==> indigo <==
Design dma_ahb_simple, start of the top module:
module dma_ahb_simple
(
       input   wire          HRESETn
     , input   wire          HCLK
     , input   wire          S_HSEL
     , input   wire  [31:0]  S_HADDR
     , input   wire  [ 1:0]  S_HTRANS
     , input   wire          S_HWRITE
     , input   wire  [ 2:0]  S_HSIZE
     , input   wire  [ 2:0]  S_HBURST
     , input   wire  [31:0]  S_HWDATA
     , output  wire  [31:0]  S_HRDATA
     , output  wire  [ 1:0]  S_HRESP
     , input   wire          S_HREADYin
     , output  wire          S_HREADYout
     , output  wire          IRQ
     , output  wire          M_HBUSREQ
     , input   wire          M_HGRANT
     , output  wire  [31:0]  M_HADDR
     , output  wire  [ 1:0]  M_HTRANS
     , output  wire          M_HWRITE
     , output  wire  [ 2:0]  M_HSIZE
     , output  wire  [ 2:0]  M_HBURST
     , output  wire  [ 3:0]  M_HPROT
     , output  wire  [31:0]  M_HWDATA
     , input   wire  [31:0]  M_HRDATA
     , input   wire  [ 1:0]  M_HRESP
     , input   wire          M_HREADY
);
   wire            DMA_EN   ;  
   wire            DMA_GO   ;
   wire            DMA_BUSY ;
   wire            DMA_DONE ;
   wire  [31:0]    DMA_SRC  ;  
   wire  [31:0]    DMA_DST  ;  
   wire  [15:0]    DMA_BNUM ;  
   wire  [ 4:0]    DMA_BURST;  
   dma_ahb_csr_ahb
   u_csr (
       .HRESETn   (HRESETn    )
     , .HCLK      (HCLK       )
     , .HSEL      (S_HSEL     )
     , .HADDR     (S_HADDR    )
     , .HTRANS    (S_HTRANS   )
     , .HWRITE    (S_HWRITE   )
     , .HSIZE     (S_HSIZE    )
     , .HBURST    (S_HBURST   )
     , .HWDATA    (S_HWDATA   )
     , .HRDATA    (S_HRDATA   )
     , .HRESP     (S_HRESP    )
     , .HREADYin  (S_HREADYin )
     , .HREADYout (S_HREADYout)
     , .IRQ       (IRQ        )
     , .DMA_EN    (DMA_EN     )
     , .DMA_GO    (DMA_GO     )
     , .DMA_BUSY  (DMA_BUSY   )
     , .DMA_DONE  (DMA_DONE   )
     , .DMA_SRC   (DMA_SRC    )
     , .DMA_DST   (DMA_DST    )
     , .DMA_BNUM  (DMA_BNUM   )
     , .DMA_BURST (DMA_BURST  )
   );
   dma_ahb_master
   u_master (
       .HRESETn   (HRESETn    )
     , .HCLK      (HCLK       )
  ...
Settings: LEC_CHECK=0, ABC_AREA=1, CAP_MARGIN=5, CELL_PAD_IN_SITES_DETAIL_PLACEMENT=2, CORE_MARGIN=10, CORE_UTILIZATION=62, CTS_CLUSTER_DIAMETER=233, GPL_ROUTABILITY_DRIVEN=0, GPL_TIMING_DRIVEN=0, HOLD_SLACK_MARGIN=0.17, MAX_ROUTING_LAYER=met4, SETUP_SLACK_MARGIN=0.84, SLEW_MARGIN=20; clock period 2.83 ns.
run.sh (not shown) runs the stock make flow with config.mk's settings and CLKGATE_MAP_FILE=.
==> garnet (differences from indigo) <==
Settings changed: ABC_AREA 1 to unset, CAP_MARGIN 5 to 20, CELL_PAD_IN_SITES_DETAIL_PLACEMENT 2 to unset, CORE_MARGIN 10 to 2, CORE_UTILIZATION 62 to 70, CTS_CLUSTER_DIAMETER 233 to unset, GPL_ROUTABILITY_DRIVEN 0 to unset, GPL_TIMING_DRIVEN 0 to unset, HOLD_SLACK_MARGIN 0.17 to unset, MAX_ROUTING_LAYER met4 to unset, SETUP_SLACK_MARGIN 0.84 to -0.15.
==> flow/constraint.sdc (replaced) <==
create_clock -name core_clock -period 2.11 [get_ports {HCLK}]
set_input_delay 0.4220 -clock core_clock [delete_from_list [all_inputs] [get_ports {HCLK}]]
set_output_delay 0.4220 -clock core_clock [all_outputs]
set_load 0.01 [all_outputs]
==> fjord (differences from indigo) <==
Settings changed: ABC_AREA 1 to unset, CAP_MARGIN 5 to 20, CELL_PAD_IN_SITES_DETAIL_PLACEMENT 2 to unset, CORE_MARGIN 10 to 2, CORE_UTILIZATION 62 to 40, CTS_CLUSTER_DIAMETER 233 to unset, GPL_ROUTABILITY_DRIVEN 0 to unset, GPL_TIMING_DRIVEN 0 to unset, HOLD_SLACK_MARGIN 0.17 to unset, MAX_ROUTING_LAYER met4 to unset, SETUP_SLACK_MARGIN 0.84 to unset.
==> flow/constraint.sdc (replaced) <==
create_clock -name core_clock -period 2.48 [get_ports {HCLK}]
set_input_delay 0.4960 -clock core_clock [delete_from_list [all_inputs] [get_ports {HCLK}]]
set_output_delay 0.4960 -clock core_clock [all_outputs]
set_load 0.01 [all_outputs]
==> impl_metrics.yaml <==
# physical design summary
run_status:
  outcome: "failed layout checks"
  so_faults: "setup timing"
synth:
  ys_area_sq_um: 43500
  synth_stat.cells: 3161
  synthesis.area_sq_um: 43500
sta:
  worst_slack_ps: -51.7
  setup_viol: 21
floorplanning:
  die_area_sq_um: 111000
  core_area_sq_um: 108000
(the above is from fjord)
==> impl_metrics.yaml <==
# flow metrics
run_status:
  error_line: "[ERROR GRT-0232] Routing congestion too high. Check the congestion heatmap in the GUI."
  outcome: "did not finish"
  lastStage: "global routing (5_1_grt)"
synth:
  ys_area_sq_um: 43500
  synthesis.area_sq_um: 43500
  synthCells: 3161
  synth_flops: 1018
  synth_stat.cells: 3161
floorplanning:
  die_area_sq_um: 64200
  core_area_sq_um: 61600
clock_network:
  cts_buffer_depth: 3
(the above is from garnet)
==> impl_metrics.yaml <==
# flow metrics
run_status:
  outcome: "did not finish"
  lastStage: "detailed placement (3_5_place_dp)"
  error_line: "[ERROR DPL-0033] detailed placement checks failed during check placement."
synth:
  synthesis.area_sq_um: 47400
  ys_area_sq_um: 47400
  synth_stat.cells: 5375
  ys_sh_adder_pct: 0.835
floorplanning:
  die_h_um: 296
  core_area_sq_um: 75800
  die_area_sq_um: 87800
placement:
  io_buffers: 184
(the above is from indigo)

* * *

==> branch juniper: inputs <==
dma_ahb_simple again, from the RTL that the note above started with.
==> flow/design.v (excerpt) <==
module dma_ahb_simple
(
       input   wire          HRESETn
     , input   wire          HCLK
     , input   wire          S_HSEL
     , input   wire  [31:0]  S_HADDR
     , input   wire  [ 1:0]  S_HTRANS
     , input   wire          S_HWRITE
     , input   wire  [ 2:0]  S_HSIZE
     , input   wire  [ 2:0]  S_HBURST
     , input   wire  [31:0]  S_HWDATA
     , output  wire  [31:0]  S_HRDATA
     , output  wire  [ 1:0]  S_HRESP
     , input   wire          S_HREADYin
     , output  wire          S_HREADYout
     , output  wire          IRQ
     , output  wire          M_HBUSREQ
     , input   wire          M_HGRANT
     , output  wire  [31:0]  M_HADDR
     , output  wire  [ 1:0]  M_HTRANS
     , output  wire          M_HWRITE
     , output  wire  [ 2:0]  M_HSIZE
     , output  wire  [ 2:0]  M_HBURST
     , output  wire  [ 3:0]  M_HPROT
     , output  wire  [31:0]  M_HWDATA
     , input   wire  [31:0]  M_HRDATA
     , input   wire  [ 1:0]  M_HRESP
     , input   wire          M_HREADY
);
export LEC_CHECK = 0
export ABC_AREA = 0
export CAP_MARGIN = 30
export CELL_PAD_IN_SITES_GLOBAL_PLACEMENT = 2
export CORE_ASPECT_RATIO = 1.2
export CORE_MARGIN = 6
export CORE_UTILIZATION = 48
export CTS_CLUSTER_DIAMETER = 42
export CTS_CLUSTER_SIZE = 48
export GPL_ROUTABILITY_DRIVEN = 1
export GPL_TIMING_DRIVEN = 1
export HOLD_SLACK_MARGIN = 0.29
export MAX_ROUTING_LAYER = met4
export PLACE_DENSITY_LB_ADDON = 0.0
export SETUP_SLACK_MARGIN = 0.68
export SLEW_MARGIN = 5
create_clock -name core_clock -period 3.21 [get_ports {HCLK}]
==> branch delta: changes against branch juniper <==
==> flow/config.mk (replaced) <==
export PLATFORM = sky130hd
export DESIGN_NAME = dma_ahb_simple
export DESIGN_NICKNAME = dma_ahb_simple
export VERILOG_FILES = /design/flow/design.v
export SDC_FILE = /design/flow/constraint.sdc
export NUM_CORES = 4
export LEC_CHECK = 0
export CAP_MARGIN = 20
export CELL_PAD_IN_SITES_DETAIL_PLACEMENT = 2
export CORE_MARGIN = 2
export CORE_UTILIZATION = 40
export CTS_CLUSTER_DIAMETER = 366
export MAX_ROUTING_LAYER = met4
export SLEW_MARGIN = 20
==> flow/constraint.sdc (replaced) <==
create_clock -name core_clock -period 4.5 [get_ports {HCLK}]
set_input_delay 0.9000 -clock core_clock [delete_from_list [all_inputs] [get_ports {HCLK}]]
set_output_delay 0.9000 -clock core_clock [all_outputs]
set_load 0.01 [all_outputs]
==> branch maple: changes against branch juniper <==
==> flow/config.mk (replaced) <==
export PLATFORM = sky130hd
export DESIGN_NAME = dma_ahb_simple
export DESIGN_NICKNAME = dma_ahb_simple
export VERILOG_FILES = /design/flow/design.v
export SDC_FILE = /design/flow/constraint.sdc
export NUM_CORES = 4
export LEC_CHECK = 0
export ABC_AREA = 1
export CAP_MARGIN = 20
export CORE_MARGIN = 2
export CORE_UTILIZATION = 71
export PLACE_DENSITY = 0.76
export SLEW_MARGIN = 20
==> flow/constraint.sdc (replaced) <==
create_clock -name core_clock -period 3.12 [get_ports {HCLK}]
set_input_delay 0.6240 -clock core_clock [delete_from_list [all_inputs] [get_ports {HCLK}]]
set_output_delay 0.6240 -clock core_clock [all_outputs]
set_load 0.01 [all_outputs]
==> comparison table <==
item	branch juniper	branch delta	branch maple
Net load switching power	6.286 mW	4.198 mW	6.075 mW
Number of buffers inserted during clock tree synthesis	131	108	100
Run status	complete, no violations	complete, no violations	complete, no violations
Detailed router's first-iteration violation count	2083	3105	5047
# Cells Yosys	3161	3161	5375
Design Area, Final	0.05346 mm²	0.05092 mm²	0.05370 mm²
End of the worst hold path	u_csr.state[1]$_DFF_PN0_	-	u_csr.state[1]$_DFF_PN0_
Comb_multi_in	1899	1899	3392
Sum of routed wire segments on met1	51280 µm	60920 µm	48560 µm
Pin count of the biggest net entering global routing	81	96	136
Non-CTS buffers	403	277	280
Met3 wirelength from detailed routing	6084 µm	9689 µm	14290 µm
Number of vias per cell after detailed routing	6.083	6.325	6.044
Placed instance area	0.04775 mm²	0.04723 mm²	0.05034 mm²
Rows	120	121	94
Area of the placeable core	0.08949 mm²	0.1084 mm²	0.06586 mm²
Transition time of the tightest slew-check pin	820.1 ps	1243 ps	1189 ps
RSZ-0062 raised after global routing	true	false	false
Count of non-CTS inverters in the layout	30	30	712
Power density normalized to cell area	544.7 mW/mm²	378.2 mW/mm²	514.0 mW/mm²
Power and IR drop assume default switching activity.
